==> juniper: inputs <==
==> flow/design.v <==
module alu_top (
    input             clk,
    input      [15:0] a,
    input      [15:0] b,
    input      [2:0]  opcode,
    input      [1:0]  mode,
    output reg [31:0] result,
    output reg        eq
);
    reg [15:0] a_q;
    reg [15:0] b_q;
    reg [2:0]  opcode_q;
    reg [1:0]  mode_q;
    wire [31:0] alu_out;
    wire        alu_eq;
    ALU u_alu (.a(a_q), .b(b_q), .opcode(opcode_q), .mode(mode_q),
               .outALU(alu_out), .eq(alu_eq));
    always @(posedge clk) begin
        a_q      <= a;
        b_q      <= b;
        opcode_q <= opcode;
        mode_q   <= mode;
        result   <= alu_out;
        eq       <= alu_eq;
    end
endmodule

`timescale 1ns / 1ps
module logic_unit(a,b,opcode,outlu,eq);
input [15:0] a;
input [15:0] b;
input [2:0] opcode;
output [31:0] outlu;
output eq;
reg [31:0] outlu;
reg eq;
always@(a,b,opcode)
begin
	case(opcode)
	3'b000: outlu = {16'h0000, (a & b)};
	3'b001: outlu = {16'h0000, (a | b)};
	3'b010: outlu = {16'h0000, (a ^ b)};
	3'b011: outlu = {16'h0000, (~ a)};	
	default outlu = 32'h00000000;
	endcase
end
always@(a,b)
begin
	if( a == b) begin
	eq = 1;
	end
	else begin
	eq = 0;
	end
end
endmodule
`timescale 1ns / 1ps
module arith(a,b,opcode,outau);
input [15:0] a;
input [15:0] b;
input [2:0] opcode;
output [31:0] outau;
reg [31:0] outau;
always@(a,b,opcode)
begin
	case(opcode)
	3'b000: outau = {16'h0000, a + b};
	3'b001: outau = a * b;
	3'b010: if (a > b) begin
		outau = a - b;
		end
		else begin
		outau = b - a;
		end
	3'b011: if (a > b) begin
		outau = (b == 16'h0000) ? 32'hFFFFFFFF : a / b;
		end
		else begin
		outau = (a == 16'h0000) ? 32'hFFFFFFFF : b / a;
		end
	3'b100: outau = a + 1;
	3'b101: outau = a - 1;
	default outau = 32'h00000000;
	endcase
end
endmodule
`timescale 1ns / 1ps
module crypto(a,opcode,outcu);
input [15:0] a;
input [2:0] opcode;
output reg [31:0] outcu;
integer i;
always@(a,opcode)
begin
	outcu = 32'h00000000;
	case(opcode)
    3'b000: outcu = (a>>1) ^ a;
    3'b001: begin
        for (i=0; i<16; i=i+1) begin
        outcu[i] = ^(a>>i);  
    end
    end
	default outcu = 32'h00000000;
	endcase
end   
endmodule
`timescale 1ns / 1ps
module ALU( a, b, opcode, mode, outALU, eq);
input [15:0] a;
input [15:0] b;
input [2:0] opcode;
input [1:0] mode;
output [31:0] outALU;
output  eq;
reg [31:0] outALU;
reg eq;
wire [31:0] outau;
wire [31:0] outlu;
wire [31:0] outcu;
wire teq;
arith a1 (.a(a), .b(b), .opcode(opcode), .outau(outau));
logic_unit l1 (.a(a), .b(b), .opcode(opcode), .outlu(outlu), .eq(teq));
crypto d1 (.a(a),.opcode(opcode), .outcu(outcu));
always@(*)
begin
	if(mode == 2'b00) begin
	outALU = outlu;
	end
	else if (mode == 2'b01) begin
	outALU = outau;
	end
	else if (mode == 2'b10) begin
	outALU = outcu;
	end
	else begin
	outALU = 32'h00000000;
	end
	eq = teq;
end
endmodule
==> flow/run.sh <==
#!/bin/bash
# the make line also repeats each setting of config.mk as NAME=value (left out here)
make -C /OpenROAD-flow-scripts/flow DESIGN_CONFIG=/design/flow/config.mk WORK_HOME=/design/flow/orfs CLKGATE_MAP_FILE= finish
==> flow/config.mk <==
export PLATFORM = sky130hd
export DESIGN_NAME = alu_top
export DESIGN_NICKNAME = alu_top
export VERILOG_FILES = /design/flow/design.v
export SDC_FILE = /design/flow/constraint.sdc
export NUM_CORES = 4
export LEC_CHECK = 0
export ABC_AREA = 1
export CAP_MARGIN = 15
export CORE_MARGIN = 4
export CORE_UTILIZATION = 72
export CTS_CLUSTER_DIAMETER = 362
export SETUP_SLACK_MARGIN = -1.63
export SLEW_MARGIN = 40
export TNS_END_PERCENT = 85
==> flow/constraint.sdc <==
create_clock -name core_clock -period 15.7 [get_ports {clk}]
set_input_delay 3.1400 -clock core_clock [delete_from_list [all_inputs] [get_ports {clk}]]
set_output_delay 3.1400 -clock core_clock [all_outputs]
set_load 0.01 [all_outputs]
==> violet (differences from juniper) <==
Settings changed: ABC_AREA 1 to default, CAP_MARGIN 15 to 20, CORE_MARGIN 4 to 2, CORE_UTILIZATION 72 to 26, CTS_CLUSTER_DIAMETER 362 to default, SETUP_SLACK_MARGIN -1.63 to default, SLEW_MARGIN 40 to 20, TNS_END_PERCENT 85 to default.
==> flow/constraint.sdc (replaced) <==
create_clock -name core_clock -period 87.1 [get_ports {clk}]
set_input_delay 17.4200 -clock core_clock [delete_from_list [all_inputs] [get_ports {clk}]]
set_output_delay 17.4200 -clock core_clock [all_outputs]
set_load 0.01 [all_outputs]
==> pepper (differences from juniper) <==
Settings changed: ABC_AREA 1 to default, CAP_MARGIN 15 to 20, CORE_MARGIN 4 to 2, CTS_CLUSTER_DIAMETER 362 to default, PLACE_DENSITY from default to 0.65, SETUP_SLACK_MARGIN -1.63 to default, SLEW_MARGIN 40 to 20, TNS_END_PERCENT 85 to default.
==> flow/constraint.sdc (replaced) <==
create_clock -name core_clock -period 77.7 [get_ports {clk}]
set_input_delay 15.5400 -clock core_clock [delete_from_list [all_inputs] [get_ports {clk}]]
set_output_delay 15.5400 -clock core_clock [all_outputs]
set_load 0.01 [all_outputs]
==> nickel (differences from juniper) <==
Settings changed: ABC_AREA 1 to default, CAP_MARGIN 15 to 20, CORE_MARGIN 4 to 2, CORE_UTILIZATION 72 to 57, CTS_CLUSTER_DIAMETER 362 to default, SETUP_SLACK_MARGIN -1.63 to default, SLEW_MARGIN 40 to 20, TNS_END_PERCENT 85 to 5.
==> flow/constraint.sdc (replaced) <==
create_clock -name core_clock -period 73.8 [get_ports {clk}]
set_input_delay 14.7600 -clock core_clock [delete_from_list [all_inputs] [get_ports {clk}]]
set_output_delay 14.7600 -clock core_clock [all_outputs]
set_load 0.01 [all_outputs]
==> comparison table <==
Clock tree from TritonCTS: pepper -; nickel built; violet built; juniper -
PnR worst setup slack: pepper -; nickel -11970 ps; violet 2500 ps; juniper -
Number of non-clock inverters: pepper -; nickel 362; violet 362; juniper -
Status: pepper did not finish; nickel failed layout checks; violet no timing/DRC/antenna violations; juniper did not finish
Stage where the flow stopped: pepper clock tree synthesis; nickel -; violet -; juniper detailed placement
Reasons for failing layout checks: pepper -; nickel negative setup slack; violet -; juniper -
Worst path arrival time: pepper -; nickel 86020 ps; violet 84900 ps; juniper -
H-Tree Depth: pepper -; nickel 3; violet 3; juniper -
Vias per std cell: pepper -; nickel 6.58; violet 5.47; juniper -
Final TNS setup: pepper -; nickel -30760 ps; violet 0 ps; juniper -
Synth Area in XOR/XNOR: pepper 6.34%; nickel 6.34%; violet 6.34%; juniper 7.36%
Clk root buf: pepper -; nickel sky130_fd_sc_hd__clkbuf_16; violet sky130_fd_sc_hd__clkbuf_16; juniper -
Post-CTS Setup Repair Bufs: pepper -; nickel 380; violet 21; juniper -
Stages on the worst setup path: pepper -; nickel 468; violet 446; juniper -
Buffer count excluding the clock tree in the final layout: pepper -; nickel 1870; violet 584; juniper -
Minimum setup slack among reg-to-reg paths: pepper -; nickel -11970 ps; violet 2500 ps; juniper -
